### design.v
module averager
    #(parameter int
        power = 8,  
        N = 12)     
    (
        input logic clk,
        reset,
        EN,
        input logic [N-1:0] Din,    
        output logic [N-1:0] Q      
    );
    logic [N-1:0] REG_ARRAY [2**power:1];
    logic [power+N-1:0] sum;
    assign Q = sum[power+N-1:power];
    always_ff @(posedge clk) begin
        if (reset) begin
            sum <= 0;
            for (int j = 1; j <= 2**power; j++) begin
                REG_ARRAY[j] <= 0;
            end
        end
        else if (EN) begin
            sum <= sum + Din - REG_ARRAY[2**power];
            for (int j = 2**power; j > 1; j--) begin
                REG_ARRAY[j] <= REG_ARRAY[j-1];
            end
            REG_ARRAY[1] <= Din;
        end
    end
endmodule
module adc_processing #(
    parameter int SCALING_FACTOR = 310866,
    parameter int SHIFT_FACTOR   = 19,
    parameter int NEGATIVE_FACTOR = 12
) (
    input  logic        clk,
    input  logic        reset,
    input  logic        ready,
    input  logic [15:0] data,
    output logic [15:0] ave_data,
    output logic [15:0] scaled_adc_data
);
    localparam int SCALING_FACTOR_WIDTH = $clog2(SCALING_FACTOR) + 1;
    localparam int INTERMEDIATE_WIDTH = 16 + SCALING_FACTOR_WIDTH;
    logic [INTERMEDIATE_WIDTH-1:0] scaled_adc_data_temp; 
    logic [15:0] scaled_adc_data_pipe;
    averager #(
        .power(8),  
        .N(16)      
    ) AVERAGER (
        .reset(reset),
        .clk(clk),
        .EN(ready),
        .Din(data),
        .Q(ave_data)
    );
    always_ff @(posedge clk) begin
        if (reset) begin
            scaled_adc_data <= 0;
            scaled_adc_data_temp <= 0;
            scaled_adc_data_pipe <= 0;
        end
        else if (ready) begin
            scaled_adc_data_temp <= ave_data * SCALING_FACTOR;             
            scaled_adc_data_pipe <= scaled_adc_data_temp >> SHIFT_FACTOR;  
            scaled_adc_data      <= scaled_adc_data_pipe - 12;             
        end                                                
    end                                                    
endmodule
### config.mk
export PLATFORM = sky130hd
export DESIGN_NAME = adc_processing
export DESIGN_NICKNAME = adc_processing
export VERILOG_FILES = /design/flow/design.v
export SDC_FILE = /design/flow/constraint.sdc
export NUM_CORES = 4
export LEC_CHECK = 0
export ABC_AREA = 1
export CAP_MARGIN = 20
export CELL_PAD_IN_SITES_GLOBAL_PLACEMENT = 3
export CORE_ASPECT_RATIO = 0.75
export CORE_MARGIN = 5
export CORE_UTILIZATION = 48
export CTS_CLUSTER_SIZE = 28
export GPL_ROUTABILITY_DRIVEN = 1
export PLACE_DENSITY_LB_ADDON = 0.09
export SETUP_SLACK_MARGIN = 0.5
export SLEW_MARGIN = 25
export TNS_END_PERCENT = 25
### constraint.sdc
create_clock -name core_clock -period 10.7 [get_ports {clk}]
set_input_delay 2.1400 -clock core_clock [delete_from_list [all_inputs] [get_ports {clk}]]
set_output_delay 2.1400 -clock core_clock [all_outputs]
set_load 0.01 [all_outputs]
### run.sh
#!/bin/bash
# the make line also repeats each setting of config.mk as NAME=value (left out here)
make -C /OpenROAD-flow-scripts/flow DESIGN_CONFIG=/design/flow/config.mk WORK_HOME=/design/flow/orfs CLKGATE_MAP_FILE= finish
==> results.json, run 1 <==
{
  "yosys-stat-area_sq_um": 150000,
  "post_synth.cell_area_avg_sq_um": 7.80,
  "post_synth_instance_area_sq_um": 150000,
  "placeable_area_sq_um": 311000,
  "synthDistinctLibCells": 33,
  "ys_top_logic_family": "simple AND/OR/NAND/NOR gates",
  "synthFlopType": "dfxtp_1",
  "async_reset_ff_frac": 0,
  "ys_top_cells_by_area": "dfxtp_1, nor2_1, o21ai_0, clkbuf_1, fa_1",
  "synthesized_netlist_cell_count": 19257,
  "common_cells": "nor2_1, dfxtp_1, o21ai_0, clkbuf_1, inv_1",
  "synth-compound-area-share": 0.142,
  "tool.error": "[ERROR FLW-0024] Place density exceeds 1.0 (current PLACE_DENSITY_LB_ADDON =  0.09). Please check if the value of  PLACE_DENSITY_LB_ADDON is between 0 and 0.99.",
  "placementRows": 177,
  "synth.net_count": 19539,
  "fp.dieH_um": 494,
  "synthesis.yosys.warnings": 3,
  "synthAdderAreaFrac": 0.0271,
  "initial_utilization": 0.483,
  "haltStage": "3_1_place_gp_skip_io",
  "muxShareOfSynthArea": 0,
  "yosys.area.top_type_share": 0.556,
  "fp.dieW_um": 656,
  "xor_area_frac": 0.000816,
  "ys_sh_simple": 0.220,
  "synth_area_leader_cell": "dfxtp_1",
  "yosys-stat-cells": 19257,
  "enable_flop_cells": 0,
  "outcome": "stopped before the end",
  "yosys_top_cell_by_instances": "nor2_1",
  "numSynthFlops": 4168,
  "synth.yosys.seq_area_share": 0.556,
  "design.die.area_sq_um": 324000
}
==> run 2: changes to the inputs <==
- ABC_AREA: 1 -> not set
- CORE_ASPECT_RATIO: 0.75 -> not set
- CORE_MARGIN: 5 -> 2
- CORE_UTILIZATION: 48 -> 58
- CTS_CLUSTER_DIAMETER: not set -> 238
- CTS_CLUSTER_SIZE: 28 -> not set
- GPL_ROUTABILITY_DRIVEN: 1 -> not set
- HOLD_SLACK_MARGIN: not set -> -0.09
- MIN_ROUTING_LAYER: not set -> met1
- PLACE_DENSITY_LB_ADDON: 0.09 -> 0.22
- SETUP_SLACK_MARGIN: 0.5 -> 1.45
- SLEW_MARGIN: 25 -> 10
- TNS_END_PERCENT: 25 -> not set
- clock period: 10.7 -> 5.6 ns (I/O delays scaled with it)
==> results.json, run 2 <==
{
  "ys_top_cells_by_area": "dfxtp_1, mux2i_1, nor2_1, clkbuf_1, fa_1",
  "synthDistinctLibCells": 66,
  "synth-compound-area-share": 0.00901,
  "synthAdderAreaFrac": 0.0269,
  "fp.dieW_um": 515,
  "fp.dieH_um": 515,
  "xor_area_frac": 0.00208,
  "synthFlopType": "dfxtp_1",
  "async_reset_ff_frac": 0,
  "post_synth_instance_area_sq_um": 151000,
  "synth_area_leader_cell": "dfxtp_1",
  "ys_sh_simple": 0.108,
  "haltStage": "3_1_place_gp_skip_io",
  "tool.error": "[ERROR FLW-0024] Place density exceeds 1.0 (current PLACE_DENSITY_LB_ADDON =  0.22). Please check if the value of  PLACE_DENSITY_LB_ADDON is between 0 and 0.99.",
  "yosys_top_cell_by_instances": "nor2_1",
  "initial_utilization": 0.583,
  "synth.yosys.seq_area_share": 0.551,
  "ys_top_logic_family": "multiplexers",
  "muxShareOfSynthArea": 0.273,
  "yosys.area.top_type_share": 0.551,
  "numSynthFlops": 4168,
  "yosys-stat-cells": 14248,
  "yosys-stat-area_sq_um": 151000,
  "placementRows": 187,
  "common_cells": "nor2_1, dfxtp_1, mux2i_1, clkbuf_1, inv_1",
  "design.die.area_sq_um": 265000,
  "outcome": "stopped before the end",
  "synthesized_netlist_cell_count": 14248,
  "synthesis.yosys.warnings": 3,
  "synth.net_count": 14530,
  "post_synth.cell_area_avg_sq_um": 10.6,
  "enable_flop_cells": 0,
  "placeable_area_sq_um": 260000
}
==> run 3: changes to the inputs <==
- ABC_AREA: not set -> 1
- CELL_PAD_IN_SITES_GLOBAL_PLACEMENT: 3 -> not set
- CORE_ASPECT_RATIO: not set -> 0.91
- CORE_UTILIZATION: 58 -> 70
- CTS_CLUSTER_DIAMETER: 238 -> 269
- GPL_ROUTABILITY_DRIVEN: not set -> 0
- HOLD_SLACK_MARGIN: -0.09 -> not set
- MAX_ROUTING_LAYER: not set -> met5
- MIN_ROUTING_LAYER: met1 -> not set
- PLACE_DENSITY_LB_ADDON: 0.22 -> 0.11
- SETUP_SLACK_MARGIN: 1.45 -> not set
- SLEW_MARGIN: 10 -> 5
- TNS_END_PERCENT: not set -> 5
- clock period: 5.6 -> 8.17 ns (I/O delays scaled with it)
==> results.json, run 3 <==
{
  "outcome": "complete, no violations",
  "worst-setup-path-type": "flop to flop",
  "cts_repair_resize_count": 0,
  "grtUsageTotal": 0.231,
  "synth.net_count": 19539,
  "ant_nets": 0,
  "min-delay-start": "AVERAGER.REG_ARRAY[148][1]$_SDFFE_PP0P_",
  "critical-path-max-stage-delay_ns": 0.68,
  "r2r_setup_slack_ns": 2.73,
  "grt_pass1_vias": 104475,
  "power.net_switching_uw": 15200,
  "cts_sinks": 4168,
  "pwr.group.sequential_uw": 22300,
  "final_sum_of_negative_setup_slack_ns": 0,
  "timing_max_transition_violations_final": 0,
  "tightest_slew_ns": 1.19,
  "ys_sh_simple": 0.220,
  "io_buffers": 50,
  "fp.dieW_um": 490,
  "min_period_ns": 5.44,
  "hold_violations": 0,
  "numSynthFlops": 4168,
  "grt_setup_unrepaired": "false",
  "detailed_route_wire_length_um": 259000,
  "layout.filler_cells": 16193,
  "fmax_mhz": 184,
  "ys_top_cells_by_area": "dfxtp_1, nor2_1, o21ai_0, clkbuf_1, fa_1",
  "cts_inserted_buffers": 395,
  "sequentialPowerShare": 0.434,
  "power-per-cell-area_nw_per_um2": 318,
  "min_path_cells": 2,
  "power.ir.vdd_worst_mv": 0.602,
  "placeable_area_sq_um": 214000,
  "power.clock.total_uw": 18200,
  "pwr.group.combinational_uw": 10900,
  "first_pass_grt_wire_length_um": 456000,
  "dpl.hpwl_um": 132000,
  "critical-path-top-delay-family": "adder cells",
  "detail_route.iter0.violations": 8896,
  "io_pins": 51,
  "regToRegEndpoint": "scaled_adc_data_temp[33]$_SDFFE_PP0P_",
  "relSlewSlack": 0.210,
  "cp-endpoint": "scaled_adc_data_temp[33]$_SDFFE_PP0P_",
  "synth-compound-area-share": 0.142,
  "synthAdderAreaFrac": 0.0271,
  "worst-path-buf-inv": 4,
  "placement.cell_area_sq_um": 149000,
  "synth.yosys.seq_area_share": 0.556,
  "timing.critical_path.to_type": "flop",
  "worstRegToRegCells": 21,
  "enable_flop_cells": 0,
  "clk_root_buffer_cell": "clkbuf_16",
  "p_int_uw": 36300,
  "r2r_start": "AVERAGER.sum[13]$_SDFFE_PP0P_",
  "timing.critical_path.from": "AVERAGER.sum[13]$_SDFFE_PP0P_",
  "setup_viol": 0,
  "yosys-stat-area_sq_um": 150000,
  "grt_antenna_before_repair": 1,
  "cp.arrival_ns": 6.24,
  "ys_top_logic_family": "simple AND/OR/NAND/NOR gates",
  "critical_path.startpoint_type": "flop",
  "area_growth_pct": 7.80,
  "stdcell_area_sq_um": 162000,
  "final.setup_skew_ns": 0.0491,
  "tritoncts_clock_tree": "built",
  "yosys.area.top_type_share": 0.556,
  "synthesized_netlist_cell_count": 19257,
  "initial_utilization": 0.703,
  "post_synth.cell_area_avg_sq_um": 7.80,
  "max_cap_violations": 0,
  "h-tree-depth": 5,
  "crit_slowest_cell": "dfxtp_1",
  "remaining_drc_errors": 0,
  "clk-insertion-delay-late_ns": 0.96,
  "top_power_group": "sequential cells",
  "comb_power_share": 0.213,
  "post_synth_instance_area_sq_um": 150000,
  "async_reset_ff_frac": 0,
  "whs_endpoint": "AVERAGER.REG_ARRAY[149][1]$_SDFFE_PP0P_",
  "placementRows": 162,
  "fp.dieH_um": 446,
  "postCtsHoldBufs": 0,
  "finalClockPeriodUsage": 0.666,
  "avgRoutedWirePerCell_um": 12.0,
  "power_leakage_uw": 0.0700,
  "openroad.warnings": 143,
  "yosys_top_cell_by_instances": "nor2_1",
  "yosys-stat-cells": 19257,
  "common_cells": "nor2_1, dfxtp_1, o21ai_0, clkbuf_1, inv_1",
  "holdCritPathClass": "flop to flop",
  "nets": 18675,
  "synthesis.yosys.warnings": 3,
  "synthDistinctLibCells": 33,
  "cpMostUsedCell": "fa_1",
  "cp_max_fo": 12,
  "xor_area_frac": 0.000816,
  "cts_setup_buffers": 0,
  "muxShareOfSynthArea": 0,
  "clockBufferDepth": 4,
  "overflow": 0,
  "drt_pass1_iterations": 6,
  "synthFlopType": "dfxtp_1",
  "pwr-share-clk": 0.353,
  "design.die.area_sq_um": 218000,
  "clkTransAtPathRegs_ns": 0.06,
  "critical_path_cell_count": 21,
  "synth_area_leader_cell": "dfxtp_1",
  "grt_start_max_net_pins": 303,
  "switching_share": 0.294,
  "worst_ep_required_time_ns": 8.97,
  "vias": 112682,
  "critical_path.cell_chain": "fa_1, xor2_1, ha_1, or2_2, fa_1, fa_1, fa_1, inv_1, fa_1, inv_1, ha_1, nand2_1, nor2_1, inv_1, nor2_1, and2_1, nand2_1, nand3_1, nand3_1, nand2_1, inv_1",
  "post_drt_via_cell_ratio": 5.23
}
## run 3: cell type report
cell class	instances	area [sq um]	area share
Antenna cell	1	2.50	0.0000155
Clock inverter	131	1520	0.00938
Sequential cell	4168	83400	0.515
Tap cell	2870	3590	0.0222
Timing Repair Buffer	143	1780	0.0110
Clock buffer	562	11500	0.0710
Inverter	402	1520	0.00941
Multi-Input combinational cell	13283	58500	0.362
## run 3: layer usage
metal / wire (um) / vias up / track usage
met2: 119000 / 1262 / 0.399
li1: - / 59424 / -
met3: 8350 / 415 / 0.0336
met4: 4930 / 0 / 0.0589
met5: 0 / - / 0
met1: 127000 / 51581 / 0.305
## run 3: stage by stage
stage | power, uW | utilization | setup slack (ns) | hold slack (ns) | instances
2_1_floorplan | 31200 | - | 3.15 | 0.430 | 19257
3_3_place_gp | 33300 | 0.697 | 2.83 | 0.448 | 20866
3_5_place_dp | 33500 | 0.697 | 2.74 | 0.453 | 20866
4_1_cts | 51800 | 0.758 | 2.72 | 0.447 | 21559
5_1_grt | 54700 | 0.758 | 2.31 | 0.466 | 21560
6_report | 51500 | 0.758 | 2.73 | 0.445 | 21560
==> run 4: changes to the inputs <==
- CELL_PAD_IN_SITES_DETAIL_PLACEMENT: not set -> 2
- CELL_PAD_IN_SITES_GLOBAL_PLACEMENT: not set -> 0
- CORE_ASPECT_RATIO: 0.91 -> 1.16
- CORE_MARGIN: 2 -> 4
- CORE_UTILIZATION: 70 -> 48
- CTS_CLUSTER_DIAMETER: 269 -> 203
- CTS_CLUSTER_SIZE: not set -> 28
- GPL_ROUTABILITY_DRIVEN: 0 -> 1
- HOLD_SLACK_MARGIN: not set -> -0.06
- MAX_ROUTING_LAYER: met5 -> met4
- MIN_ROUTING_LAYER: not set -> met2
- PLACE_DENSITY_LB_ADDON: 0.11 -> 0.09
- SETUP_SLACK_MARGIN: not set -> -0.96
- SLEW_MARGIN: 5 -> 10
- TNS_END_PERCENT: 5 -> 25
- clock period: 8.17 -> 10.7 ns (I/O delays scaled with it)
==> results.json, run 4 <==
{
  "synthesis.yosys.warnings": 3,
  "gp_congestion": 0.859,
  "placeable_area_sq_um": 310000,
  "initial_utilization": 0.484,
  "numSynthFlops": 4168,
  "synthFlopType": "dfxtp_1",
  "synthAdderAreaFrac": 0.0271,
  "yosys-stat-cells": 19257,
  "post_synth_instance_area_sq_um": 150000,
  "yosys_top_cell_by_instances": "nor2_1",
  "synthesized_netlist_cell_count": 19257,
  "common_cells": "nor2_1, dfxtp_1, o21ai_0, clkbuf_1, inv_1",
  "fp.dieW_um": 527,
  "outcome": "stopped before the end",
  "async_reset_ff_frac": 0,
  "yosys-stat-area_sq_um": 150000,
  "io_buffers": 50,
  "ys_sh_simple": 0.220,
  "enable_flop_cells": 0,
  "placementRows": 220,
  "synth.net_count": 19539,
  "ys_top_logic_family": "simple AND/OR/NAND/NOR gates",
  "synth_area_leader_cell": "dfxtp_1",
  "haltStage": "3_5_place_dp",
  "tool.error": "[ERROR DPL-0033] detailed placement checks failed during check placement.",
  "muxShareOfSynthArea": 0,
  "synthDistinctLibCells": 33,
  "fp.dieH_um": 610,
  "xor_area_frac": 0.000816,
  "ys_top_cells_by_area": "dfxtp_1, nor2_1, o21ai_0, clkbuf_1, fa_1",
  "design.die.area_sq_um": 322000,
  "synth.yosys.seq_area_share": 0.556,
  "synth-compound-area-share": 0.142,
  "post_synth.cell_area_avg_sq_um": 7.80,
  "io_pins": 51,
  "yosys.area.top_type_share": 0.556
}
==> run 4: through the flow <==
stage	power (uW)	setup slack [ns]
floorplan	23800	5.68
global placement	26000	5.17
==> run 5: changes to the inputs <==
- ABC_AREA: 1 -> not set
- CELL_PAD_IN_SITES_DETAIL_PLACEMENT: 2 -> not set
- CELL_PAD_IN_SITES_GLOBAL_PLACEMENT: 0 -> not set
- CORE_ASPECT_RATIO: 1.16 -> not set
- CORE_MARGIN: 4 -> 2
- CORE_UTILIZATION: 48 -> 50
- CTS_CLUSTER_DIAMETER: 203 -> not set
- CTS_CLUSTER_SIZE: 28 -> not set
- GPL_ROUTABILITY_DRIVEN: 1 -> not set
- HOLD_SLACK_MARGIN: -0.06 -> not set
- MAX_ROUTING_LAYER: met4 -> not set
- MIN_ROUTING_LAYER: met2 -> not set
- PLACE_DENSITY: not set -> 0.6
- PLACE_DENSITY_LB_ADDON: 0.09 -> not set
- SETUP_SLACK_MARGIN: -0.96 -> not set
- SLEW_MARGIN: 10 -> 20
- TNS_END_PERCENT: 25 -> not set
- clock period: 10.7 -> 10.0 ns (I/O delays scaled with it)
==> results.json, run 5 <==
{
  "hold_violations": 0,
  "postCtsHoldBufs": 0,
  "design.die.area_sq_um": 307000,
  "cpMostUsedCell": "fa_1",
  "power.net_switching_uw": 11600,
  "power.ir.vdd_worst_mv": 0.386,
  "crit_slowest_cell": "dfxtp_1",
  "ant_nets": 0,
  "layout.filler_cells": 25810,
  "max_cap_violations": 0,
  "critical_path_cell_count": 18,
  "post_synth_instance_area_sq_um": 151000,
  "yosys-stat-area_sq_um": 151000,
  "final_cells": 18187,
  "comb_power_share": 0.206,
  "power_leakage_uw": 0.0755,
  "critical_path.startpoint_type": "flop",
  "ys_top_logic_family": "multiplexers",
  "synthDistinctLibCells": 66,
  "cts_sinks": 4168,
  "nets": 14138,
  "yosys.area.top_type_share": 0.551,
  "outcome": "complete, no violations",
  "initial_utilization": 0.501,
  "top_power_group": "sequential cells",
  "tritoncts_clock_tree": "built",
  "timing.critical_path.to_type": "flop",
  "p_int_uw": 29600,
  "worst-setup-path-type": "flop to flop",
  "critical-path-top-delay-family": "adder cells",
  "clk_root_buffer_cell": "clkbuf_16",
  "number_of_instances_in_the_placed_design": 17402,
  "first_pass_grt_wire_length_um": 401000,
  "avgRoutedWirePerCell_um": 12.7,
  "pwr-share-clk": 0.385,
  "timing.critical_path.from": "AVERAGER.sum[13]$_SDFFE_PP0P_",
  "setup_viol": 0,
  "fmax_mhz": 161,
  "fp.dieW_um": 554,
  "cp-endpoint": "scaled_adc_data_temp[28]$_SDFFE_PP0P_",
  "xor_area_frac": 0.00208,
  "async_reset_ff_frac": 0,
  "grt_start_max_net_pins": 239,
  "r2r_start": "AVERAGER.sum[13]$_SDFFE_PP0P_",
  "synth_area_leader_cell": "dfxtp_1",
  "tightest_slew_ns": 1.13,
  "finalClockPeriodUsage": 0.622,
  "cts_repair_resize_count": 0,
  "placementRows": 202,
  "cts_setup_buffers": 0,
  "post_synth.cell_area_avg_sq_um": 10.6,
  "grt_antenna_before_repair": 2,
  "power.clock.total_uw": 15900,
  "gp_congestion": 0.776,
  "ys_top_cells_by_area": "dfxtp_1, mux2i_1, nor2_1, clkbuf_1, fa_1",
  "min_period_ns": 6.22,
  "cts_inserted_buffers": 429,
  "ys_sh_simple": 0.108,
  "fp.dieH_um": 554,
  "io_pins": 51,
  "vias": 89261,
  "synth-compound-area-share": 0.00901,
  "switching_share": 0.282,
  "overflow": 0,
  "regToRegEndpoint": "scaled_adc_data_temp[28]$_SDFFE_PP0P_",
  "placeable_area_sq_um": 302000,
  "timing_max_transition_violations_final": 0,
  "holdCritPathClass": "flop to flop",
  "dpl.hpwl_um": 133000,
  "cp.arrival_ns": 6.99,
  "detailed_route_wire_length_um": 230000,
  "remaining_drc_errors": 0,
  "worst_ep_required_time_ns": 10.77,
  "grt_setup_unrepaired": "false",
  "min_path_cells": 2,
  "drt_pass1_iterations": 5,
  "critical-path-max-stage-delay_ns": 0.78,
  "whs_endpoint": "AVERAGER.REG_ARRAY[255][3]$_SDFFE_PP0P_",
  "synthFlopType": "dfxtp_1",
  "openroad.warnings": 161,
  "synthAdderAreaFrac": 0.0269,
  "post_drt_via_cell_ratio": 4.91,
  "enable_flop_cells": 0,
  "r2r_setup_slack_ns": 3.78,
  "power-per-cell-area_nw_per_um2": 244,
  "pwr.group.sequential_uw": 16800,
  "critical_path.cell_chain": "fa_1, xor2_1, ha_1, or2_2, fa_1, fa_1, fa_1, inv_1, fa_1, inv_1, ha_1, and2_2, a2111o_1, a31o_1, o221a_4, a221oi_2, xor2_1, o21ai_1",
  "synth.net_count": 14530,
  "pwr.group.combinational_uw": 8490,
  "muxShareOfSynthArea": 0.273,
  "h-tree-depth": 5,
  "detail_route.iter0.violations": 4037,
  "final_sum_of_negative_setup_slack_ns": 0,
  "sequentialPowerShare": 0.409,
  "yosys-stat-cells": 14248,
  "clkTransAtPathRegs_ns": 0.06,
  "cp_max_fo": 11,
  "grt_pass1_vias": 87691,
  "synthesis.yosys.warnings": 3,
  "relSlewSlack": 0.248,
  "min-delay-start": "AVERAGER.REG_ARRAY[254][3]$_SDFFE_PP0P_",
  "clockBufferDepth": 4,
  "final.setup_skew_ns": 0.0847,
  "common_cells": "nor2_1, dfxtp_1, mux2i_1, clkbuf_1, inv_1",
  "yosys_top_cell_by_instances": "nor2_1",
  "area_growth_pct": 11.4,
  "synthesized_netlist_cell_count": 14248,
  "worstRegToRegCells": 18,
  "io_buffers": 50,
  "worst-path-buf-inv": 2,
  "clk-insertion-delay-late_ns": 0.94,
  "numSynthFlops": 4168,
  "sequential_cell_area_sq_um": 83400,
  "grtUsageTotal": 0.147,
  "combGateArea_sq_um": 63400,
  "synth.yosys.seq_area_share": 0.551
}
## run 5: area by class of cell
type                            count  area share
Clock buffer                      637      0.0749
Inverter                          206     0.00458
Multi-Input combinational cell   8920       0.376
Sequential cell                  4168       0.495
Antenna cell                        3   0.0000445
Clock inverter                    144      0.0108
Tap cell                         3978      0.0295
Timing Repair Buffer              131     0.00974
## run 5: stage by stage
stage	total power, uW	cell area (sq um)	util	hold WS, ns	setup slack [ns]
2_1_floorplan	23600	151000	-	0.425	4.34
3_3_place_gp	26000	154000	0.510	0.468	3.72
3_5_place_dp	25900	154000	0.510	0.468	3.76
4_1_cts	42100	169000	0.558	0.452	3.75
5_1_grt	43800	169000	0.558	0.481	3.47
6_report	41200	169000	0.558	0.451	3.78
## run 5: layer usage
layer  routed length (um)  up-vias  share of wire  global-route usage
li1                     -    46497              -                   -
met1               111000    41743           0.48               0.184
met2               107000      629           0.46               0.258
met3                 7700      392          0.033              0.0265
met4                 4950        0          0.022              0.0383
met5                    0        -              0                   0
==> run 6: changes to the inputs <==
- clock period: 10.0 -> 5.84 ns (I/O delays scaled with it)
==> results.json, run 6 <==
{
  "outcome": "complete, no violations",
  "common_cells": "nor2_1, dfxtp_1, mux2i_1, clkbuf_1, inv_1",
  "yosys-stat-area_sq_um": 151000,
  "yosys.area.top_type_share": 0.551,
  "critical-path-top-delay-family": "adder cells",
  "final.setup_skew_ns": 0.0591,
  "finalClockPeriodUsage": 0.963,
  "switching_share": 0.278,
  "synthDistinctLibCells": 66,
  "clockBufferDepth": 4,
  "post_synth_instance_area_sq_um": 151000,
  "setup_viol": 0,
  "power.ir.vdd_worst_mv": 0.790,
  "fp.dieH_um": 554,
  "ys_sh_simple": 0.108,
  "grt_pass1_vias": 87840,
  "yosys-stat-cells": 14248,
  "synthesis.yosys.warnings": 3,
  "top_power_group": "sequential cells",
  "detailed_route_wire_length_um": 234000,
  "vias": 90000,
  "sequentialPowerShare": 0.391,
  "critical-path-max-stage-delay_ns": 0.62,
  "synth-compound-area-share": 0.00901,
  "fp.dieW_um": 554,
  "grtUsageTotal": 0.148,
  "async_reset_ff_frac": 0,
  "r2r_start": "AVERAGER.sum[14]$_SDFFE_PP0P_",
  "h-tree-depth": 5,
  "placementRows": 202,
  "clkTransAtPathRegs_ns": 0.06,
  "power-per-cell-area_nw_per_um2": 433,
  "whs_endpoint": "scaled_adc_data_temp[27]$_SDFFE_PP0P_",
  "final.hold.worst_slack_ns": 0.447,
  "initial_utilization": 0.501,
  "r2r_setup_slack_ns": 0.22,
  "comb_power_share": 0.232,
  "postCtsHoldBufs": 0,
  "overflow": 0,
  "tritoncts_clock_tree": "built",
  "worst-setup-path-type": "flop to flop",
  "holdCritPathClass": "flop to flop",
  "timing.critical_path.from": "AVERAGER.sum[14]$_SDFFE_PP0P_",
  "synth.net_count": 14530,
  "timing_max_transition_violations_final": 0,
  "drt_pass1_iterations": 5,
  "power.net_switching_uw": 20500,
  "synth_area_leader_cell": "dfxtp_1",
  "total_power_of_the_final_layout_uw": 73600,
  "nets": 14241,
  "ys_top_logic_family": "multiplexers",
  "ant_nets": 0,
  "worst_ep_required_time_ns": 6.62,
  "design.die.area_sq_um": 307000,
  "detail_route.iter0.violations": 4234,
  "cp.arrival_ns": 6.40,
  "openroad.warnings": 124,
  "cp-endpoint": "scaled_adc_data_temp[22]$_SDFFE_PP0P_",
  "power_leakage_uw": 0.0762,
  "post_synth.cell_area_avg_sq_um": 10.6,
  "ys_top_cells_by_area": "dfxtp_1, mux2i_1, nor2_1, clkbuf_1, fa_1",
  "relSlewSlack": 0.223,
  "max_cap_violations": 0,
  "io_pins": 51,
  "grt_antenna_before_repair": 3,
  "cts_inserted_buffers": 428,
  "synthAdderAreaFrac": 0.0269,
  "yosys_top_cell_by_instances": "nor2_1",
  "worstRegToRegCells": 18,
  "gp_congestion": 0.796,
  "hold_violations": 0,
  "p_int_uw": 53100,
  "first_pass_grt_wire_length_um": 405000,
  "fmax_mhz": 178,
  "pre_cts_ws_ns": -0.0261,
  "enable_flop_cells": 0,
  "worst-path-buf-inv": 4,
  "cp_max_fo": 6,
  "placeable_area_sq_um": 302000,
  "cts_sinks": 4168,
  "pwr.group.combinational_uw": 17100,
  "critical_path_cell_count": 18,
  "crit_slowest_cell": "or4b_2",
  "dpl.hpwl_um": 138000,
  "synthFlopType": "dfxtp_1",
  "pwr.group.sequential_uw": 28700,
  "regToRegEndpoint": "scaled_adc_data_temp[22]$_SDFFE_PP0P_",
  "tightest_slew_ns": 1.16,
  "min-delay-start": "scaled_adc_data_temp[27]$_SDFFE_PP0P_",
  "post_drt_via_cell_ratio": 4.92,
  "grt_start_max_net_pins": 237,
  "remaining_drc_errors": 0,
  "synthesized_netlist_cell_count": 14248,
  "cpMostUsedCell": "fa_1",
  "setup_ws_ns": 0.218,
  "pwr-share-clk": 0.377,
  "grt_setup_unrepaired": "false",
  "numSynthFlops": 4168,
  "timing.critical_path.to_type": "flop",
  "synth.yosys.seq_area_share": 0.551,
  "clk_root_buffer_cell": "clkbuf_16",
  "clk-insertion-delay-late_ns": 0.92,
  "io_buffers": 50,
  "muxShareOfSynthArea": 0.273,
  "critical_path.startpoint_type": "flop",
  "min_path_cells": 2,
  "power.clock.total_uw": 27800,
  "avgRoutedWirePerCell_um": 12.8,
  "area_growth_pct": 12.2,
  "critical_path.cell_chain": "fa_2, inv_2, fa_1, inv_1, fa_1, fa_2, fa_1, inv_1, fa_1, inv_1, ha_1, o21ai_0, a21oi_1, o2111ai_1, a21oi_2, a211oi_1, or4b_2, o311ai_1",
  "min_period_ns": 5.62,
  "xor_area_frac": 0.00208
}
==> run 6: repair_timing <==
action                                  4_1_cts  5_1_grt
gates resized                                 0       15
endpoints found under the setup margin        0        8
setup buffers                                 0        0
==> run 6: per-layer routing <==
layer	track usage	part of all wire	routed length, um
met3	0.0275	0.034	8020
met5	0	0	0
met4	0.0447	0.026	6110
met1	0.187	0.48	112000
met2	0.257	0.46	108000
==> run 6: area by class of cell <==
type                            instances  area (sq um)
Clock buffer                          634         12600
Tap cell                             3978          4980
Sequential cell                      4168         83400
Multi-Input combinational cell       8920         63400
Fill cell                           25755        132000
Timing Repair Buffer                  235          2520
Clock inverter                        149          2140
Antenna cell                            2          5.00
Inverter                              206           773
==> run 6: stage by stage <==
step | instances | utilization | setup TNS, ns | cell area, sq um
floorplan | 14248 | - | 0 | 151000
global placement | 17507 | 0.513 | -0.0480 | 155000
detailed placement | 17507 | 0.513 | -0.0261 | 155000
CTS | 18290 | 0.562 | 0 | 170000
global route | 18291 | 0.563 | 0 | 170000
finish | 18292 | 0.563 | 0 | 170000
==> run 7: changes to the inputs <==
- CORE_UTILIZATION: 50 -> 72
- CTS_CLUSTER_SIZE: not set -> 35
- SETUP_SLACK_MARGIN: not set -> 1.2
- clock period: 5.84 -> 4.8 ns (I/O delays scaled with it)
==> results.json, run 7 <==
{
  "muxShareOfSynthArea": 0.273,
  "h-tree-depth": 5,
  "ys_top_cells_by_area": "dfxtp_1, mux2i_1, nor2_1, clkbuf_1, fa_1",
  "power_leakage_uw": 0.0760,
  "critical-path-top-delay-family": "adder cells",
  "min_path_cells": 2,
  "initial_utilization": 0.723,
  "avgRoutedWirePerCell_um": 14.4,
  "whs_endpoint": "AVERAGER.REG_ARRAY[171][15]$_SDFFE_PP0P_",
  "area_growth_pct": 10.9,
  "layout.filler_cells": 12698,
  "clk-insertion-delay-late_ns": 0.96,
  "detail_route.iter0.violations": 4981,
  "cpMostUsedCell": "fa_1",
  "switching_share": 0.277,
  "synth.yosys.seq_area_share": 0.551,
  "yosys-stat-cells": 14248,
  "clk_root_buffer_cell": "clkbuf_16",
  "placement.cell_area_sq_um": 155000,
  "post_synth_instance_area_sq_um": 151000,
  "clockBufferDepth": 4,
  "synthDistinctLibCells": 66,
  "cts_sinks": 4168,
  "io_pins": 51,
  "regToRegEndpoint": "scaled_adc_data_temp[28]$_SDFFE_PP0P_",
  "timing_max_transition_violations_final": 0,
  "fp.dieW_um": 463,
  "min-delay-start": "AVERAGER.REG_ARRAY[170][15]$_SDFFE_PP0P_",
  "placementRows": 168,
  "synth.net_count": 14530,
  "cp-endpoint": "scaled_adc_data_temp[28]$_SDFFE_PP0P_",
  "setup_viol": 16,
  "holdCritPathClass": "flop to flop",
  "grt_start_max_net_pins": 251,
  "postCtsHoldBufs": 0,
  "pwr.group.sequential_uw": 34900,
  "crit_slowest_cell": "fa_1",
  "fmax_mhz": 186,
  "critical_path.startpoint_type": "flop",
  "vias": 91782,
  "power.ir.vdd_worst_mv": 1.42,
  "drt_pass1_iterations": 8,
  "number_of_instances_in_the_placed_design": 16423,
  "comb_power_share": 0.261,
  "grt_antenna_before_repair": 2,
  "setup_ws_ns": -0.571,
  "sequentialPowerShare": 0.391,
  "final_cells": 17123,
  "enable_flop_cells": 0,
  "finalClockPeriodUsage": 1.12,
  "grt_setup_unrepaired": "true",
  "grt_pass1_vias": 90929,
  "final_core_util": 0.802,
  "clkTransAtPathRegs_ns": 0.06,
  "yosys.area.top_type_share": 0.551,
  "post_synth.cell_area_avg_sq_um": 10.6,
  "synthesized_netlist_cell_count": 14248,
  "timing.critical_path.to_type": "flop",
  "stdcell_area_sq_um": 168000,
  "remaining_drc_errors": 0,
  "p_int_uw": 64700,
  "power-per-cell-area_nw_per_um2": 533,
  "design.die.area_sq_um": 214000,
  "synthesis.yosys.warnings": 3,
  "first_pass_grt_wire_length_um": 425000,
  "worst-setup-path-type": "flop to flop",
  "final.setup_skew_ns": 0.0647,
  "timing.critical_path.from": "AVERAGER.sum[12]$_SDFFE_PP0P_",
  "nets": 14305,
  "synth_area_leader_cell": "dfxtp_1",
  "synthAdderAreaFrac": 0.0269,
  "critical_path_cell_count": 18,
  "dpl.hpwl_um": 144000,
  "cp_max_fo": 3,
  "r2r_start": "AVERAGER.sum[12]$_SDFFE_PP0P_",
  "gp_congestion": 0.860,
  "numSynthFlops": 4168,
  "cp.arrival_ns": 6.15,
  "grtUsageTotal": 0.225,
  "critical_path.cell_chain": "fa_2, xor2_1, ha_2, or2_4, fa_1, fa_2, fa_1, inv_1, fa_1, inv_2, ha_4, and2_4, a2111o_1, a31o_1, o221a_4, a221oi_2, xor2_1, o21ai_1",
  "power.net_switching_uw": 24800,
  "ys_top_logic_family": "multiplexers",
  "xor_area_frac": 0.00208,
  "worst_ep_required_time_ns": 5.57,
  "worst-path-buf-inv": 2,
  "ys_sh_simple": 0.108,
  "detailed_route_wire_length_um": 247000,
  "synth-compound-area-share": 0.00901,
  "relSlewSlack": 0.231,
  "pwr-share-clk": 0.349,
  "outcome": "failed layout checks",
  "cts_inserted_buffers": 400,
  "pwr.group.combinational_uw": 23300,
  "final_sum_of_negative_setup_slack_ns": -6.20,
  "max_cap_violations": 0,
  "fp.dieH_um": 463,
  "power.clock.total_uw": 31200,
  "openroad.warnings": 120,
  "tritoncts_clock_tree": "built",
  "hold_violations": 0,
  "post_drt_via_cell_ratio": 5.36,
  "top_power_group": "sequential cells",
  "yosys_top_cell_by_instances": "nor2_1",
  "r2r_setup_slack_ns": -0.57,
  "yosys-stat-area_sq_um": 151000,
  "placeable_area_sq_um": 209000,
  "synthFlopType": "dfxtp_1",
  "min_period_ns": 5.37,
  "common_cells": "nor2_1, dfxtp_1, mux2i_1, clkbuf_1, inv_1",
  "worstRegToRegCells": 18,
  "critical-path-max-stage-delay_ns": 0.51,
  "overflow": 0,
  "async_reset_ff_frac": 0,
  "io_buffers": 50,
  "ant_nets": 0,
  "violations": "setup timing",
  "tightest_slew_ns": 1.15
}
## run 7: repair_timing
item                       in CTS  in global routing
resized                        15                  8
hold endpoints to repair        0                  0
setup endpoints to repair      16                 16
pin swaps                      21                  5
buffers inserted                2                  0
## run 7: per-layer routing
metal,track usage,routed length (um),vias to the layer above
li1,-,-,46834
met5,0,0,-
met2,0.394,122000,885
met1,0.289,112000,43612
met4,0.0683,6480,0
met3,0.0311,6820,451
## run 7: layout make-up
| class | count | area, sq um | area share |
|---|---|---|---|
| clock inverter | 117 | 1480 | 0.00881 |
| sequential | 4168 | 83500 | 0.497 |
| inverter | 206 | 773 | 0.00460 |
| multi-input combinational | 8920 | 63600 | 0.379 |
| tap | 2805 | 3510 | 0.0209 |
| clock buffer | 578 | 11800 | 0.0700 |
| timing repair buffer | 327 | 3390 | 0.0202 |
| antenna | 2 | 5.00 | 0.0000298 |
## run 7: stage by stage
step           setup slack, ns  hold WS [ns]  power [uW]
6_report                -0.571         0.450       89500
5_1_grt                 -0.750         0.472       94400
4_1_cts                 -0.579         0.454       90100
3_5_place_dp            -0.708         0.449       58400
3_3_place_gp            -0.728         0.447       58600
2_1_floorplan           -0.524         0.425       50300
==> run 8: changes to the inputs <==
- ABC_AREA: not set -> 0
- CELL_PAD_IN_SITES_DETAIL_PLACEMENT: not set -> 2
- CORE_UTILIZATION: 72 -> 40
- CTS_CLUSTER_SIZE: 35 -> not set
- GPL_TIMING_DRIVEN: not set -> 0
- HOLD_SLACK_MARGIN: not set -> 0.01
- PLACE_DENSITY: 0.6 -> not set
- SETUP_SLACK_MARGIN: 1.2 -> not set
- clock period: 4.8 -> 10.0 ns (I/O delays scaled with it)
==> results.json, run 8 <==
{
  "outcome": "complete, no violations",
  "final_cells": 20079,
  "detail_route.iter0.violations": 4213,
  "grt_pass1_vias": 123821,
  "drt_pass1_iterations": 5,
  "io_buffers": 48,
  "synthAdderAreaFrac": 0.0269,
  "number_of_instances_in_the_placed_design": 19292,
  "grt_setup_unrepaired": "false",
  "timing.critical_path.to_type": "flop",
  "min_path_cells": 2,
  "ys_sh_simple": 0.108,
  "overflow": 0,
  "crit_slowest_cell": "dfxtp_1",
  "fp.dieH_um": 619,
  "cts_sinks": 4168,
  "p_int_uw": 30200,
  "yosys_top_cell_by_instances": "nor2_1",
  "common_cells": "nor2_1, dfxtp_1, mux2i_1, clkbuf_1, inv_1",
  "postCtsHoldBufs": 0,
  "final.setup_skew_ns": 0.0645,
  "min-delay-start": "AVERAGER.REG_ARRAY[187][4]$_SDFFE_PP0P_",
  "hold_violations": 0,
  "cpMostUsedCell": "fa_1",
  "h-tree-depth": 5,
  "numSynthFlops": 4168,
  "synth_area_leader_cell": "dfxtp_1",
  "ys_top_logic_family": "multiplexers",
  "xor_area_frac": 0.00208,
  "top_power_group": "the clock network",
  "finalClockPeriodUsage": 0.733,
  "max_cap_violations": 0,
  "cp_max_fo": 10,
  "io_pins": 51,
  "switching_share": 0.329,
  "synthesis.yosys.warnings": 3,
  "regToRegEndpoint": "scaled_adc_data_temp[33]$_SDFFE_PP0P_",
  "ant_nets": 0,
  "dpl.hpwl_um": 277000,
  "pwr-share-clk": 0.380,
  "timing_max_transition_violations_final": 0,
  "holdCritPathClass": "flop to flop",
  "power-per-cell-area_nw_per_um2": 260,
  "synth.yosys.seq_area_share": 0.551,
  "initial_utilization": 0.403,
  "detailed_route_wire_length_um": 481000,
  "power.clock.total_uw": 17100,
  "enable_flop_cells": 0,
  "placementRows": 225,
  "muxShareOfSynthArea": 0.273,
  "comb_power_share": 0.244,
  "post_drt_via_cell_ratio": 5.21,
  "whs_endpoint": "AVERAGER.REG_ARRAY[188][4]$_SDFFE_PP0P_",
  "critical-path-max-stage-delay_ns": 0.87,
  "grt_start_max_net_pins": 18,
  "cp-endpoint": "scaled_adc_data_temp[33]$_SDFFE_PP0P_",
  "synthFlopType": "dfxtp_1",
  "clk_root_buffer_cell": "clkbuf_16",
  "design.die.area_sq_um": 383000,
  "clockBufferDepth": 4,
  "worst-setup-path-type": "flop to flop",
  "pwr.group.combinational_uw": 11000,
  "yosys-stat-cells": 14248,
  "power.ir.vdd_worst_mv": 0.527,
  "synth-compound-area-share": 0.00901,
  "ys_top_cells_by_area": "dfxtp_1, mux2i_1, nor2_1, clkbuf_1, fa_1",
  "yosys-stat-area_sq_um": 151000,
  "post_synth.cell_area_avg_sq_um": 10.6,
  "power.net_switching_uw": 14800,
  "worst-path-buf-inv": 2,
  "openroad.warnings": 33,
  "layout.filler_cells": 37758,
  "tightest_slew_ns": 1.15,
  "grt_antenna_before_repair": 9,
  "post_synth_instance_area_sq_um": 151000,
  "vias": 104652,
  "avgRoutedWirePerCell_um": 23.9,
  "async_reset_ff_frac": 0,
  "cp.arrival_ns": 8.17,
  "nets": 15013,
  "placement.cell_area_sq_um": 158000,
  "worst_ep_required_time_ns": 10.84,
  "setup_viol": 0,
  "cts_setup_buffers": 0,
  "relSlewSlack": 0.235,
  "tritoncts_clock_tree": "built",
  "sequentialPowerShare": 0.376,
  "first_pass_grt_wire_length_um": 755000,
  "critical_path.cell_chain": "inv_1, ha_1, fa_1, fa_1, inv_1, fa_1, fa_1, ha_1, ha_1, a21oi_1, o21ai_0, a41o_2, a211o_1, a31oi_1, mux2i_1, o21ai_0",
  "cts_inserted_buffers": 431,
  "area_growth_pct": 14.2,
  "min_period_ns": 7.33,
  "r2r_setup_slack_ns": 2.67,
  "clk-insertion-delay-late_ns": 1.02,
  "yosys.area.top_type_share": 0.551,
  "placeable_area_sq_um": 376000,
  "timing.critical_path.from": "AVERAGER.sum[19]$_SDFFE_PP0P_",
  "critical-path-top-delay-family": "adder cells",
  "critical_path.startpoint_type": "flop",
  "worstRegToRegCells": 16,
  "fmax_mhz": 136,
  "cts_repair_resize_count": 0,
  "critical_path_cell_count": 16,
  "remaining_drc_errors": 0,
  "fp.dieW_um": 619,
  "synthesized_netlist_cell_count": 14248,
  "stdcell_area_sq_um": 173000,
  "final_sum_of_negative_setup_slack_ns": 0,
  "synth.net_count": 14530,
  "pwr.group.sequential_uw": 16900,
  "power_leakage_uw": 0.0767,
  "grtUsageTotal": 0.246,
  "r2r_start": "AVERAGER.sum[19]$_SDFFE_PP0P_",
  "synthDistinctLibCells": 66,
  "gp_congestion": 0.797,
  "clkTransAtPathRegs_ns": 0.08
}
[run 8: area by class of cell]
type	instances	area (sq um)	share of cell area
Antenna cell	3	7.51	0.0000434
Buffer	954	3810	0.0220
Clock buffer	646	12900	0.0746
Clock inverter	138	1870	0.0108
Inverter	206	773	0.00447
Multi-Input combinational cell	8920	63400	0.366
Sequential cell	4168	83400	0.482
Tap cell	4994	6250	0.0361
Timing Repair Buffer	50	520	0.00301
[run 8: metal layers]
layer | part of all wire | GRT usage
met2 | 0.54 | 0.478
met4 | 0.042 | 0.100
met1 | 0.39 | 0.266
met3 | 0.027 | 0.0283
met5 | 0.000027 | 0
[run 8: metrics by stage]
step                      hold slack (ns)  utilization  power [uW]  worst slack (ns)
after global placement              0.449        0.420       25500              3.71
after CTS                           0.473        0.460       44700              3.09
after detailed placement            0.469        0.421       26700              3.37
after floorplan                     0.425            -       23600              4.34
final                               0.453        0.460       45000              2.67
after global routing                0.506        0.460       46400              2.67
==> run 9: changes to the inputs <==
- ABC_AREA: 0 -> 1
- CELL_PAD_IN_SITES_DETAIL_PLACEMENT: 2 -> not set
- CELL_PAD_IN_SITES_GLOBAL_PLACEMENT: not set -> 3
- CORE_ASPECT_RATIO: not set -> 0.75
- CORE_MARGIN: 2 -> 4
- CORE_UTILIZATION: 40 -> 48
- CTS_CLUSTER_SIZE: not set -> 28
- GPL_ROUTABILITY_DRIVEN: not set -> 1
- GPL_TIMING_DRIVEN: 0 -> not set
- HOLD_SLACK_MARGIN: 0.01 -> -0.06
- PLACE_DENSITY_LB_ADDON: not set -> 0.09
- SETUP_SLACK_MARGIN: not set -> -0.39
- SLEW_MARGIN: 20 -> 25
- TNS_END_PERCENT: not set -> 25
- clock period: 10.0 -> 10.7 ns (I/O delays scaled with it)
==> results.json, run 9 <==
{
  "initial_utilization": 0.483,
  "async_reset_ff_frac": 0,
  "design.die.area_sq_um": 322000,
  "fp.dieH_um": 492,
  "yosys.area.top_type_share": 0.556,
  "synth.net_count": 19539,
  "synth-compound-area-share": 0.142,
  "synthFlopType": "dfxtp_1",
  "ys_sh_simple": 0.220,
  "synthAdderAreaFrac": 0.0271,
  "xor_area_frac": 0.000816,
  "placementRows": 177,
  "tool.error": "[ERROR FLW-0024] Place density exceeds 1.0 (current PLACE_DENSITY_LB_ADDON =  0.09). Please check if the value of  PLACE_DENSITY_LB_ADDON is between 0 and 0.99.",
  "numSynthFlops": 4168,
  "post_synth.cell_area_avg_sq_um": 7.80,
  "outcome": "stopped before the end",
  "fp.dieW_um": 654,
  "synthesis.yosys.warnings": 3,
  "synth.yosys.seq_area_share": 0.556,
  "post_synth_instance_area_sq_um": 150000,
  "yosys-stat-area_sq_um": 150000,
  "enable_flop_cells": 0,
  "common_cells": "nor2_1, dfxtp_1, o21ai_0, clkbuf_1, inv_1",
  "yosys-stat-cells": 19257,
  "ys_top_logic_family": "simple AND/OR/NAND/NOR gates",
  "haltStage": "3_1_place_gp_skip_io",
  "yosys_top_cell_by_instances": "nor2_1",
  "muxShareOfSynthArea": 0,
  "ys_top_cells_by_area": "dfxtp_1, nor2_1, o21ai_0, clkbuf_1, fa_1",
  "placeable_area_sq_um": 311000,
  "synthesized_netlist_cell_count": 19257,
  "synth_area_leader_cell": "dfxtp_1",
  "synthDistinctLibCells": 33
}
==> run 10: changes to the inputs <==
- ABC_AREA: 1 -> not set
- CELL_PAD_IN_SITES_GLOBAL_PLACEMENT: 3 -> not set
- CORE_MARGIN: 4 -> 2
- CORE_UTILIZATION: 48 -> 70
- CTS_CLUSTER_SIZE: 28 -> 41
- GPL_ROUTABILITY_DRIVEN: 1 -> 0
- HOLD_SLACK_MARGIN: -0.06 -> not set
- PLACE_DENSITY_LB_ADDON: 0.09 -> not set
- SETUP_SLACK_MARGIN: -0.39 -> not set
- TNS_END_PERCENT: 25 -> not set
- clock period: 10.7 -> 2.67 ns (I/O delays scaled with it)
==> results.json, run 10 <==
{
  "overflow": 0,
  "ys_top_cells_by_area": "dfxtp_1, mux2i_1, nor2_1, clkbuf_1, fa_1",
  "cts_inserted_buffers": 372,
  "critical_path_cell_count": 17,
  "synthFlopType": "dfxtp_1",
  "io_buffers": 50,
  "worst_ep_required_time_ns": 3.41,
  "grt_start_max_net_pins": 166,
  "sequentialPowerShare": 0.379,
  "regToRegEndpoint": "scaled_adc_data_temp[28]$_SDFFE_PP0P_",
  "placement.cell_area_sq_um": 157000,
  "synth_area_leader_cell": "dfxtp_1",
  "vias": 92206,
  "grt_pass1_vias": 89854,
  "n_antenna_cell": 0,
  "r2r_start": "AVERAGER.sum[14]$_SDFFE_PP0P_",
  "placementRows": 147,
  "p_int_uw": 117000,
  "detail_route.iter0.violations": 5145,
  "sequential_cell_area_sq_um": 83500,
  "drt_pass1_iterations": 6,
  "timing_max_transition_violations_final": 0,
  "io_pins": 51,
  "worst-path-buf-inv": 3,
  "setup_ws_ns": -2.80,
  "post_synth.cell_area_avg_sq_um": 10.6,
  "postCtsHoldBufs": 0,
  "clkTransAtPathRegs_ns": 0.06,
  "top_power_group": "sequential cells",
  "ant_nets": 0,
  "critical_path.cell_chain": "buf_6, ha_4, fa_1, fa_1, fa_1, fa_1, inv_2, fa_1, inv_2, ha_4, and2_4, a2111o_1, a31o_1, o221a_4, a221oi_2, xor2_1, o21ai_1",
  "enable_flop_cells": 0,
  "area_growth_pct": 12.4,
  "post_drt_via_cell_ratio": 5.32,
  "xor_area_frac": 0.00208,
  "final_sum_of_negative_setup_slack_ns": -42.20,
  "async_reset_ff_frac": 0,
  "synthAdderAreaFrac": 0.0269,
  "placeable_area_sq_um": 214000,
  "ys_sh_simple": 0.108,
  "nets": 14488,
  "common_cells": "nor2_1, dfxtp_1, mux2i_1, clkbuf_1, inv_1",
  "clk-insertion-delay-late_ns": 0.90,
  "critical_path.startpoint_type": "flop",
  "post_synth_instance_area_sq_um": 151000,
  "fp.dieH_um": 407,
  "power.net_switching_uw": 48900,
  "first_pass_grt_wire_length_um": 420000,
  "ys_top_logic_family": "multiplexers",
  "r2r_setup_slack_ns": -2.80,
  "combGateArea_sq_um": 64100,
  "final_core_util": 0.794,
  "synthesis.yosys.warnings": 3,
  "min_path_cells": 3,
  "power.ir.vdd_worst_mv": 3.67,
  "whs_endpoint": "scaled_adc_data[3]$_SDFFE_PP0P_",
  "pwr.group.sequential_uw": 62800,
  "layout.filler_cells": 13624,
  "relSlewSlack": 0.517,
  "power.clock.total_uw": 53400,
  "setup_viol": 22,
  "dpl.hpwl_um": 149000,
  "synthesized_netlist_cell_count": 14248,
  "finalClockPeriodUsage": 2.05,
  "cp_max_fo": 7,
  "critical-path-top-delay-family": "adder cells",
  "timing.critical_path.to_type": "flop",
  "avgRoutedWirePerCell_um": 14.2,
  "grt_antenna_before_repair": 0,
  "detailed_route_wire_length_um": 246000,
  "yosys-stat-cells": 14248,
  "power_leakage_uw": 0.0771,
  "cts_sinks": 4168,
  "pwr-share-clk": 0.322,
  "stdcell_area_sq_um": 170000,
  "outcome": "failed layout checks",
  "synth.net_count": 14530,
  "cp.arrival_ns": 6.21,
  "synthDistinctLibCells": 66,
  "synth.yosys.seq_area_share": 0.551,
  "crit_slowest_cell": "fa_1",
  "hold_violations": 0,
  "switching_share": 0.295,
  "yosys.area.top_type_share": 0.551,
  "comb_power_share": 0.299,
  "remaining_drc_errors": 0,
  "clockBufferDepth": 4,
  "tightest_slew_ns": 0.724,
  "pwr.group.combinational_uw": 49500,
  "yosys-stat-area_sq_um": 151000,
  "min_period_ns": 5.47,
  "yosys_top_cell_by_instances": "nor2_1",
  "h-tree-depth": 5,
  "grtUsageTotal": 0.217,
  "cpMostUsedCell": "fa_1",
  "worst-setup-path-type": "flop to flop",
  "synth-compound-area-share": 0.00901,
  "numSynthFlops": 4168,
  "clk_root_buffer_cell": "clkbuf_16",
  "design.die.area_sq_um": 220000,
  "fmax_mhz": 183,
  "timing.critical_path.from": "AVERAGER.sum[14]$_SDFFE_PP0P_",
  "cp-endpoint": "scaled_adc_data_temp[28]$_SDFFE_PP0P_",
  "critical-path-max-stage-delay_ns": 0.59,
  "max_cap_violations": 0,
  "openroad.warnings": 63,
  "violations": "setup timing",
  "holdCritPathClass": "input pin to flop",
  "fp.dieW_um": 541,
  "power-per-cell-area_nw_per_um2": 973,
  "min-delay-start": "ready",
  "muxShareOfSynthArea": 0.273,
  "worstRegToRegCells": 17,
  "final.setup_skew_ns": 0.0427,
  "grt_setup_unrepaired": "true",
  "initial_utilization": 0.706,
  "tritoncts_clock_tree": "built"
}
[run 10: stage by stage]
step	instances	power (uW)	setup slack [ns]	hold slack [ns]
after floorplan	14248	90400	-2.65	0.425
after global placement	16634	104000	-2.77	0.447
after detailed placement	16634	106000	-2.87	0.454
after CTS	17308	161000	-2.77	0.132
after global routing	17327	173000	-2.94	0.158
final	17327	166000	-2.80	0.194
[run 10: repair_timing]
| action | in CTS | in global routing |
|---|---|---|
| setup endpoints to repair | 30 | 32 |
| gates resized | 58 | 89 |
| cloned | 0 | 0 |
| pin swaps | 52 | 61 |
| setup buffers | 11 | 22 |
[run 10: area by class of cell]
type | instances | area share
sequential | 4168 | 0.490
clock inverter | 133 | 0.00878
timing repair buffer | 538 | 0.0351
multi-input combinational | 8920 | 0.376
clock buffer | 531 | 0.0638
inverter | 206 | 0.00460
tap | 2831 | 0.0208
[run 10: per-layer routing]
metal	track usage	vias up	wire [um]
met5	0	-	0
met4	0.0610	0	5790
met3	0.0299	461	7540
met2	0.367	983	115000
met1	0.291	43603	117000
li1	-	47159	-
==> run 11: changes to the inputs <==
- CORE_ASPECT_RATIO: 0.75 -> not set
- CORE_UTILIZATION: 70 -> 64
- CTS_CLUSTER_SIZE: 41 -> not set
- GPL_ROUTABILITY_DRIVEN: 0 -> not set
- SLEW_MARGIN: 25 -> 20
- clock period: 2.67 -> 4.43 ns (I/O delays scaled with it)
==> results.json, run 11 <==
{
  "outcome": "failed layout checks",
  "violations": "setup timing",
  "worstRegToRegCells": 18,
  "cpMostUsedCell": "fa_1",
  "yosys_top_cell_by_instances": "nor2_1",
  "yosys-stat-cells": 14248,
  "fp.dieH_um": 490,
  "ys_top_logic_family": "multiplexers",
  "async_reset_ff_frac": 0,
  "clockBufferDepth": 4,
  "synthAdderAreaFrac": 0.0269,
  "synthFlopType": "dfxtp_1",
  "synthesis.yosys.warnings": 3,
  "setup_viol": 16,
  "grt_setup_unrepaired": "true",
  "holdCritPathClass": "flop to flop",
  "first_pass_grt_wire_length_um": 409000,
  "design.die.area_sq_um": 240000,
  "clkTransAtPathRegs_ns": 0.06,
  "power.net_switching_uw": 28200,
  "stdcell_area_sq_um": 169000,
  "placementRows": 178,
  "initial_utilization": 0.644,
  "area_growth_pct": 11.4,
  "setup_ws_ns": -0.928,
  "vias": 90469,
  "synth.net_count": 14530,
  "comb_power_share": 0.276,
  "timing.critical_path.to_type": "flop",
  "clk_root_buffer_cell": "clkbuf_16",
  "sequentialPowerShare": 0.381,
  "post_synth.cell_area_avg_sq_um": 10.6,
  "switching_share": 0.284,
  "cp_max_fo": 3,
  "cts_sinks": 4168,
  "power-per-cell-area_nw_per_um2": 589,
  "min_period_ns": 5.36,
  "muxShareOfSynthArea": 0.273,
  "crit_slowest_cell": "fa_2",
  "pwr.group.combinational_uw": 27400,
  "power.clock.total_uw": 34100,
  "hold_violations": 0,
  "nets": 14318,
  "avgRoutedWirePerCell_um": 13.4,
  "critical_path.startpoint_type": "flop",
  "ys_sh_simple": 0.108,
  "r2r_setup_slack_ns": -0.93,
  "synthDistinctLibCells": 66,
  "enable_flop_cells": 0,
  "timing.critical_path.from": "AVERAGER.sum[13]$_SDFFE_PP0P_",
  "power.ir.vdd_worst_mv": 1.98,
  "grt_start_max_net_pins": 271,
  "synth_area_leader_cell": "dfxtp_1",
  "fp.dieW_um": 490,
  "pwr.group.sequential_uw": 37900,
  "tightest_slew_ns": 1.17,
  "sequential_cell_area_sq_um": 83500,
  "numSynthFlops": 4168,
  "cts_inserted_buffers": 413,
  "layout.filler_cells": 17109,
  "post_synth_instance_area_sq_um": 151000,
  "common_cells": "nor2_1, dfxtp_1, mux2i_1, clkbuf_1, inv_1",
  "clk-insertion-delay-late_ns": 0.92,
  "p_int_uw": 71200,
  "postCtsHoldBufs": 0,
  "grt_pass1_vias": 87799,
  "critical_path_cell_count": 18,
  "top_power_group": "sequential cells",
  "final_core_util": 0.717,
  "worst-path-buf-inv": 2,
  "post_drt_via_cell_ratio": 5.17,
  "grtUsageTotal": 0.191,
  "regToRegEndpoint": "scaled_adc_data_temp[28]$_SDFFE_PP0P_",
  "critical-path-top-delay-family": "adder cells",
  "finalClockPeriodUsage": 1.21,
  "critical_path.cell_chain": "fa_2, xor2_1, ha_2, or2_4, fa_1, fa_2, fa_1, inv_1, fa_1, inv_2, ha_4, and2_4, a2111o_1, a31o_1, o221a_4, a221oi_2, xor2_1, o21ai_1",
  "max_cap_violations": 0,
  "worst-setup-path-type": "flop to flop",
  "placement.cell_area_sq_um": 155000,
  "critical-path-max-stage-delay_ns": 0.61,
  "detailed_route_wire_length_um": 235000,
  "fmax_mhz": 187,
  "openroad.warnings": 92,
  "synthesized_netlist_cell_count": 14248,
  "h-tree-depth": 5,
  "placeable_area_sq_um": 235000,
  "relSlewSlack": 0.222,
  "overflow": 0,
  "power_leakage_uw": 0.0762,
  "final.setup_skew_ns": 0.0420,
  "tritoncts_clock_tree": "built",
  "dpl.hpwl_um": 140000,
  "yosys.area.top_type_share": 0.551,
  "pwr-share-clk": 0.343,
  "cp.arrival_ns": 6.16,
  "whs_endpoint": "scaled_adc_data_temp[30]$_SDFFE_PP0P_",
  "worst_ep_required_time_ns": 5.23,
  "io_pins": 51,
  "ant_nets": 0,
  "combGateArea_sq_um": 63700,
  "gp_congestion": 0.830,
  "detail_route.iter0.violations": 4554,
  "ys_top_cells_by_area": "dfxtp_1, mux2i_1, nor2_1, clkbuf_1, fa_1",
  "xor_area_frac": 0.00208,
  "synth-compound-area-share": 0.00901,
  "r2r_start": "AVERAGER.sum[13]$_SDFFE_PP0P_",
  "min-delay-start": "scaled_adc_data_temp[30]$_SDFFE_PP0P_",
  "drt_pass1_iterations": 7,
  "yosys-stat-area_sq_um": 151000,
  "cp-endpoint": "scaled_adc_data_temp[28]$_SDFFE_PP0P_",
  "grt_antenna_before_repair": 1,
  "min_path_cells": 2,
  "timing_max_transition_violations_final": 0,
  "io_buffers": 50,
  "synth.yosys.seq_area_share": 0.551,
  "remaining_drc_errors": 0
}
run 11: metrics by stage:
step	hold slack [ns]	setup WS, ns	power, uW	instances	TNS, ns
2_1_floorplan	0.425	-0.894	54500	14248	-7.98
3_3_place_gp	0.449	-1.07	64100	16768	-13.71
3_5_place_dp	0.450	-1.06	63800	16768	-13.92
4_1_cts	0.378	-0.995	99600	17489	-12.98
5_1_grt	0.455	-1.13	105000	17492	-15.74
6_report	0.455	-0.928	99400	17492	-12.28
run 11: final cells by class:
type,count,area share
multi-input combinational,8920,0.377
timing repair buffer,327,0.0198
inverter,206,0.00458
clock buffer,609,0.0725
clock inverter,111,0.00772
sequential,4168,0.495
antenna,1,0.0000148
tap,3150,0.0234
run 11: what timing repair did:
action                                  4_1_cts  5_1_grt
endpoints found under the setup margin       16       16
pin swaps                                    17       20
setup buffers                                 1        3
resized                                      29       18
run 11: layer usage:
metal,share of wire,up-vias,track usage
met2,0.47,754,0.325
met5,0,-,0
met3,0.029,371,0.0301
li1,-,46877,-
met1,0.48,42467,0.255
met4,0.019,0,0.0482
==> run 12: changes to the inputs <==
- ABC_AREA: not set -> 1
- CORE_ASPECT_RATIO: not set -> 1.13
- CORE_UTILIZATION: 64 -> 71
- CTS_CLUSTER_SIZE: not set -> 16
- GPL_ROUTABILITY_DRIVEN: not set -> 0
- PLACE_DENSITY_LB_ADDON: not set -> 0.11
- SETUP_SLACK_MARGIN: not set -> 0.5
- SLEW_MARGIN: 20 -> 25
- clock period: 4.43 -> 3.49 ns (I/O delays scaled with it)
==> results.json, run 12 <==
{
  "outcome": "failed layout checks",
  "violations": "setup timing",
  "cts_inserted_buffers": 394,
  "hold_violations": 0,
  "remaining_drc_errors": 0,
  "placeable_area_sq_um": 210000,
  "synthDistinctLibCells": 33,
  "regToRegEndpoint": "scaled_adc_data_temp[24]$_SDFFE_PP0P_",
  "ys_sh_simple": 0.220,
  "synthAdderAreaFrac": 0.0271,
  "synth-compound-area-share": 0.142,
  "relSlewSlack": 0.395,
  "synthesis.yosys.warnings": 3,
  "cpMostUsedCell": "fa_1",
  "r2r_start": "AVERAGER.sum[12]$_SDFFE_PP0P_",
  "tritoncts_clock_tree": "built",
  "clk_root_buffer_cell": "clkbuf_16",
  "tightest_slew_ns": 0.908,
  "timing.critical_path.to_type": "flop",
  "clkTransAtPathRegs_ns": 0.06,
  "critical-path-max-stage-delay_ns": 0.60,
  "pwr.group.sequential_uw": 52200,
  "detailed_route_wire_length_um": 275000,
  "final.hold.worst_slack_ns": 0.254,
  "power-per-cell-area_nw_per_um2": 784,
  "drt_pass1_iterations": 6,
  "ys_top_logic_family": "simple AND/OR/NAND/NOR gates",
  "final_cells": 21828,
  "post_synth.cell_area_avg_sq_um": 7.80,
  "vias": 115459,
  "whs_endpoint": "AVERAGER.REG_ARRAY[81][5]$_SDFFE_PP0P_",
  "critical-path-top-delay-family": "adder cells",
  "placementRows": 179,
  "p_int_uw": 90200,
  "power.ir.vdd_worst_mv": 2.08,
  "timing_max_transition_violations_final": 0,
  "finalClockPeriodUsage": 1.40,
  "dpl.hpwl_um": 152000,
  "synth.net_count": 19539,
  "setup_viol": 16,
  "fmax_mhz": 205,
  "yosys_top_cell_by_instances": "nor2_1",
  "power.clock.total_uw": 43100,
  "synth.yosys.seq_area_share": 0.556,
  "timing.critical_path.from": "AVERAGER.sum[12]$_SDFFE_PP0P_",
  "synth_area_leader_cell": "dfxtp_1",
  "grt_setup_unrepaired": "true",
  "grt_pass1_vias": 111081,
  "critical_path.startpoint_type": "flop",
  "clockBufferDepth": 4,
  "stdcell_area_sq_um": 166000,
  "clk-insertion-delay-late_ns": 0.96,
  "cts_sinks": 4168,
  "synthFlopType": "dfxtp_1",
  "yosys-stat-cells": 19257,
  "design.die.area_sq_um": 215000,
  "openroad.warnings": 86,
  "fp.dieH_um": 493,
  "r2r_setup_slack_ns": -1.39,
  "fp.dieW_um": 437,
  "grt_antenna_before_repair": 1,
  "min_path_cells": 3,
  "cp-endpoint": "scaled_adc_data_temp[24]$_SDFFE_PP0P_",
  "enable_flop_cells": 0,
  "holdCritPathClass": "input pin to flop",
  "pre_cts_ws_ns": -1.41,
  "cp.arrival_ns": 5.69,
  "ys_top_cells_by_area": "dfxtp_1, nor2_1, o21ai_0, clkbuf_1, fa_1",
  "comb_power_share": 0.267,
  "numSynthFlops": 4168,
  "switching_share": 0.307,
  "crit_slowest_cell": "fa_2",
  "yosys-stat-area_sq_um": 150000,
  "worst-setup-path-type": "flop to flop",
  "detail_route.iter0.violations": 8237,
  "worst-path-buf-inv": 8,
  "power.net_switching_uw": 39900,
  "power_leakage_uw": 0.0721,
  "async_reset_ff_frac": 0,
  "min_period_ns": 4.88,
  "sequentialPowerShare": 0.401,
  "postCtsHoldBufs": 0,
  "overflow": 0,
  "cp_max_fo": 4,
  "h-tree-depth": 5,
  "nets": 19000,
  "number_of_instances_in_the_placed_design": 21122,
  "worstRegToRegCells": 22,
  "placement.cell_area_sq_um": 152000,
  "yosys.area.top_type_share": 0.556,
  "min-delay-start": "ready",
  "grtUsageTotal": 0.249,
  "critical_path.cell_chain": "fa_2, inv_2, fa_1, inv_1, fa_1, fa_2, fa_1, inv_1, fa_1, inv_2, ha_4, nand2_8, nor2_4, inv_2, nor2_2, buf_4, buf_6, nand3_2, nand3_2, nor2_1, o21ai_1, inv_1",
  "setup_ws_ns": -1.39,
  "common_cells": "nor2_1, dfxtp_1, o21ai_0, clkbuf_1, inv_1",
  "pwr.group.combinational_uw": 34800,
  "final.setup_skew_ns": 0.0494,
  "top_power_group": "sequential cells",
  "critical_path_cell_count": 22,
  "xor_area_frac": 0.000816,
  "muxShareOfSynthArea": 0,
  "area_growth_pct": 10.5,
  "io_buffers": 50,
  "final_core_util": 0.789,
  "worst_ep_required_time_ns": 4.30,
  "max_cap_violations": 0,
  "pwr-share-clk": 0.331,
  "ant_nets": 0,
  "post_synth_instance_area_sq_um": 150000,
  "io_pins": 51,
  "first_pass_grt_wire_length_um": 483000,
  "grt_start_max_net_pins": 252,
  "initial_utilization": 0.714,
  "post_drt_via_cell_ratio": 5.29,
  "synthesized_netlist_cell_count": 19257,
  "avgRoutedWirePerCell_um": 12.6
}
## run 12: final cells by class
class / count / area (sq um)
Sequential cell: 4168 / 83500
Multi-Input combinational cell: 13283 / 59000
Fill cell: 14673 / 44400
Clock buffer: 563 / 11600
Timing Repair Buffer: 469 / 5160
Tap cell: 2805 / 3510
Clock inverter: 137 / 1640
Inverter: 402 / 1530
Antenna cell: 1 / 2.50
## run 12: stage by stage
| stage | power [uW] | setup TNS, ns |
|---|---|---|
| 3_3_place_gp | 82700 | -20.15 |
| 6_report | 130000 | -20.94 |
| 3_5_place_dp | 83500 | -21.28 |
| 2_1_floorplan | 75200 | -17.50 |
| 4_1_cts | 129000 | -20.29 |
| 5_1_grt | 137000 | -23.78 |
## run 12: layer usage
| layer | global-route usage | up-vias | share of wire |
|---|---|---|---|
| met4 | 0.0736 | 0 | 0.024 |
| met2 | 0.449 | 1410 | 0.48 |
| met1 | 0.310 | 53463 | 0.46 |
| li1 | - | 60087 | - |
| met5 | 0 | - | 0 |
| met3 | 0.0336 | 499 | 0.030 |
## run 12: timing repair
action                     4_1_cts  5_1_grt
pin swaps                       44       30
setup endpoints to repair       17       17
gates resized                   63       35
buffers inserted                 4        1
No activity file was given, so power comes from the tool's default toggle rates.
